==> flow/design.v (excerpt) <==
module std_fp_smult_pipe #(
    parameter WIDTH = 32,
    parameter INT_WIDTH = 16,
    parameter FRAC_WIDTH = 16
) (
    input  [WIDTH-1:0]              left,
    input  [WIDTH-1:0]              right,
    input  logic                    reset,
    input  logic                    go,
    input  logic                    clk,
    output logic [WIDTH-1:0]        out,
    output logic                    done
);
Settings: LEC_CHECK=0, ABC_AREA=0, CAP_MARGIN=20, CELL_PAD_IN_SITES_DETAIL_PLACEMENT=2, CELL_PAD_IN_SITES_GLOBAL_PLACEMENT=0, CORE_MARGIN=9, CORE_UTILIZATION=26, CTS_CLUSTER_DIAMETER=382, CTS_CLUSTER_SIZE=53, GPL_TIMING_DRIVEN=0, MAX_ROUTING_LAYER=met4, PLACE_DENSITY_LB_ADDON=0.05, SLEW_MARGIN=20, TNS_END_PERCENT=25; clock period 10.6 ns.
run.sh (not shown) runs the stock make flow with config.mk's settings and CLKGATE_MAP_FILE=.
The first run went through all stages and came out clean.
Change:
ABC_AREA = default   (was 0)
CELL_PAD_IN_SITES_DETAIL_PLACEMENT = default   (was 2)
CELL_PAD_IN_SITES_GLOBAL_PLACEMENT = default   (was 0)
CORE_MARGIN = 2   (was 9)
CORE_UTILIZATION = 68   (was 26)
CTS_CLUSTER_DIAMETER = default   (was 382)
CTS_CLUSTER_SIZE = 39   (was 53)
GPL_TIMING_DRIVEN = default   (was 0)
MAX_ROUTING_LAYER = default   (was met4)
PLACE_DENSITY_LB_ADDON = default   (was 0.05)
TNS_END_PERCENT = default   (was 25)
clock period = 5.72 ns   (was 10.6 ns; I/O delays follow)
Result:
- The changed run completed, yet does not pass: negative setup slack
- utilization goes up by 55 points
- synthesized area stays the same
- via count goes up by about 8%
- wire length goes down by 30%
- fmax goes up by about 30%
- flip-flop count stays the same
- setup slack is worse by 2.7 ns
- final area goes up by about 11%
Change:
CELL_PAD_IN_SITES_DETAIL_PLACEMENT = 1   (was default)
CORE_UTILIZATION = 40   (was 68)
CTS_CLUSTER_SIZE = 53   (was 39)
clock period = 7.5 ns   (was 5.72 ns; I/O delays follow)
=>
- Now the flow completed without violations
- die area went up by well over a third
- wire length went down slightly
- total power went down by a quarter to a third
- final area went down by a little under a tenth
- flip-flop count stays the same
- global-route usage went down by 17 points
Change:
ABC_AREA = 1   (was default)
CAP_MARGIN = 0   (was 20)
CELL_PAD_IN_SITES_DETAIL_PLACEMENT = default   (was 1)
CORE_UTILIZATION = 68   (was 40)
CTS_CLUSTER_DIAMETER = 332   (was default)
CTS_CLUSTER_SIZE = 100   (was 53)
HOLD_SLACK_MARGIN = -0.07   (was default)
SLEW_MARGIN = 0   (was 20)
TNS_END_PERCENT = 5   (was default)
The new run completed without violations.
Power went down by 0.59%.
Clock skew goes up by 0.025 ns.
Synthesized cell count came out higher by 29%.
Utilization increases by 29 points.
Routed wire length decreases by 1.0%.
Combinational power is about the same.
Via count grows by 19%.
Change:
CORE_UTILIZATION = 30   (was 68)
CTS_CLUSTER_SIZE = 62   (was 100)
PLACE_DENSITY = 0.88   (was default)
TNS_END_PERCENT = default   (was 5)
The changed run passed the timing, design-rule and antenna checks.
Fmax stays flat.
Routed wire length increases by 2.9%.
Register-to-register slack stays flat.
Sequential power drops by about 1%.
Sequential share of layout area came out lower by 0.17 points.

== v17 ==
The RTL this note starts from:
==> flow/design.v <==
module std_fp_mult_pipe #(
    parameter WIDTH = 32,
    parameter INT_WIDTH = 16,
    parameter FRAC_WIDTH = 16,
    parameter SIGNED = 0
) (
    input  logic [WIDTH-1:0] left,
    input  logic [WIDTH-1:0] right,
    input  logic             go,
    input  logic             clk,
    input  logic             reset,
    output logic [WIDTH-1:0] out,
    output logic             done
);
  logic [WIDTH-1:0]          rtmp;
  logic [WIDTH-1:0]          ltmp;
  logic [(WIDTH << 1) - 1:0] out_tmp;
  logic done_buf[2:0];
  assign done = done_buf[2];
  assign out = out_tmp[(WIDTH << 1) - INT_WIDTH - 1 : WIDTH - INT_WIDTH];
  logic start;
  assign start = go & done_buf[0] == 0 & done_buf[1] == 0;
  always_ff @(posedge clk) begin
    if (start)
      done_buf[0] <= 1;
    else
      done_buf[0] <= 0;
  end
  always_ff @(posedge clk) begin
    if (go) begin
      done_buf[2] <= done_buf[1];
      done_buf[1] <= done_buf[0];
    end else begin
      done_buf[2] <= 0;
      done_buf[1] <= 0;
    end
  end
  always_ff @(posedge clk) begin
    if (reset) begin
      rtmp <= 0;
      ltmp <= 0;
      out_tmp <= 0;
    end else if (go) begin
      if (SIGNED) begin
        rtmp <= $signed(right);
        ltmp <= $signed(left);
        out_tmp <= $signed(
          { {WIDTH{ltmp[WIDTH-1]}}, ltmp} *
          { {WIDTH{rtmp[WIDTH-1]}}, rtmp}
        );
      end else begin
        rtmp <= right;
        ltmp <= left;
        out_tmp <= ltmp * rtmp;
      end
    end else begin
      rtmp <= 0;
      ltmp <= 0;
      out_tmp <= out_tmp;
    end
  end
endmodule
module std_fp_smult_pipe #(
    parameter WIDTH = 32,
    parameter INT_WIDTH = 16,
    parameter FRAC_WIDTH = 16
) (
    input  [WIDTH-1:0]              left,
    input  [WIDTH-1:0]              right,
    input  logic                    reset,
    input  logic                    go,
    input  logic                    clk,
    output logic [WIDTH-1:0]        out,
    output logic                    done
);
  std_fp_mult_pipe #(
    .WIDTH(WIDTH),
    .INT_WIDTH(INT_WIDTH),
    .FRAC_WIDTH(FRAC_WIDTH),
    .SIGNED(1)
  ) comp (
    .clk(clk),
    .done(done),
    .reset(reset),
    .go(go),
    .left(left),
    .right(right),
    .out(out)
  );
endmodule
clock: 7.02 ns
lec_check: 0
cap_margin: 20
core_margin: 2
core_utilization: 72
cts_cluster_diameter: 142
place_density: 0.36
slew_margin: 20
STATUS run=v17 STAGES=ALL_DONE FINAL_CHECKS=FAILED CAUSE=setup timing
Setup changes, v17 to v31
Settings: removing CTS_CLUSTER_DIAMETER (formerly 142); setting ABC_AREA to 1 for the first time; removing PLACE_DENSITY (formerly 0.36); setting CTS_CLUSTER_SIZE to 96 for the first time; changing the clock period (ns, I/O delays scaled along) from 7.02 to 2.74.
==> comparison <==
v31 did not make it past global routing (5_1_grt), where a tool error ended it. Compared with v17, v31 shows a higher count of cells resized by post-cts repair. Max number of instances in the placed design across v31 and v17: v31. v17 -> v31: area after synthesis increased by a few percent.
--- input diff v31..v42 ---
Settings: an added SETUP_SLACK_MARGIN of -0.5; a deleted ABC_AREA that had been 1; a deleted CTS_CLUSTER_SIZE that had been 96; an added PLACE_DENSITY of 0.65; a change of the clock period (ns, I/O delays scaled along) from 2.74 to 6.61.
==> results <==
- v31 has lower multiplexer share of the synthesized area than v42.
- Cmp v31 and v42 / floorplan die height / lower: v42
- Changes observed in v42 relative to v31: post-synth net total lower; die size decreased 5.7%; synthesized netlist cell count now sits lower; post-synthesis share of cell area spent on xor and xnor gates rose 1.5 points; adder and majority gate portion of the synthesized area now sits higher.
- AND-OR/OR-AND share of the synthesized area across v31 and v42: no real change.
- Although it ran to completion, v42 produced a layout that fails the final checks because of setup timing.
--- input diff v42..v32 ---
Settings: SETUP_SLACK_MARGIN changed from -0.5 to 0.9; CAP_MARGIN changed from 20 to 0; PLACE_DENSITY changed from 0.65 to 0.67; the clock period (ns, I/O delays scaled along) changed from 6.61 to 7.5.
==> results <==
v32 | status: complete | timing, DRC, antenna: pass
Diff v42 -> v32: global-route usage rose by 3.5 points, setup TNS rose by 10.89 ns, critical path arrival rose by 0.05 ns, routed wire length rose by 6.3%, multi-input logic area rose by about 1.1%.
Looking at design area, v32 sits below v42.
| vias after detailed routing | v32 vs v42 | worse |
Edits applied to the flow inputs when going from v32 to v24:
Settings: CTS_CLUSTER_DIAMETER now 332, previously not set; CTS_CLUSTER_SIZE now 87, previously not set; CORE_UTILIZATION now 57, was 72; SLEW_MARGIN now 0, was 20; ABC_AREA now 1, previously not set; PLACE_DENSITY now 0.37, was 0.67; SETUP_SLACK_MARGIN no longer set, was 0.9; HOLD_SLACK_MARGIN now -0.07, previously not set.
## What came out
- Of v32 and v24, v32 shows the higher post-CTS setup buffer count, with v24 below it.
- Looking only at combinational fraction of design power, and setting everything else aside, the lower value of v32 and v24 goes to v24.
- v24 vs v32: net count entering floorplan up in v24
- In the metrics for v32 and v24, the one carrying the lower sum of net half-perimeters after detailed placement is v32.
- Worst slew margin relative to its limit delta (v24 − v32): favourable
- The wire length of v24 falls short of that of v32 by 8.6%.
- In v24, the utilization after layout came out 24 points below the value in v32.
- Of v32 and v24, the higher die extent in y belongs to v24.
- Diff v32 -> v24 | via count | up slightly
- On CTS clock-pin slew for the worst setup and hold paths: v24 sits above v32.
No activity file was given, so power comes from the tool's default toggle rates.
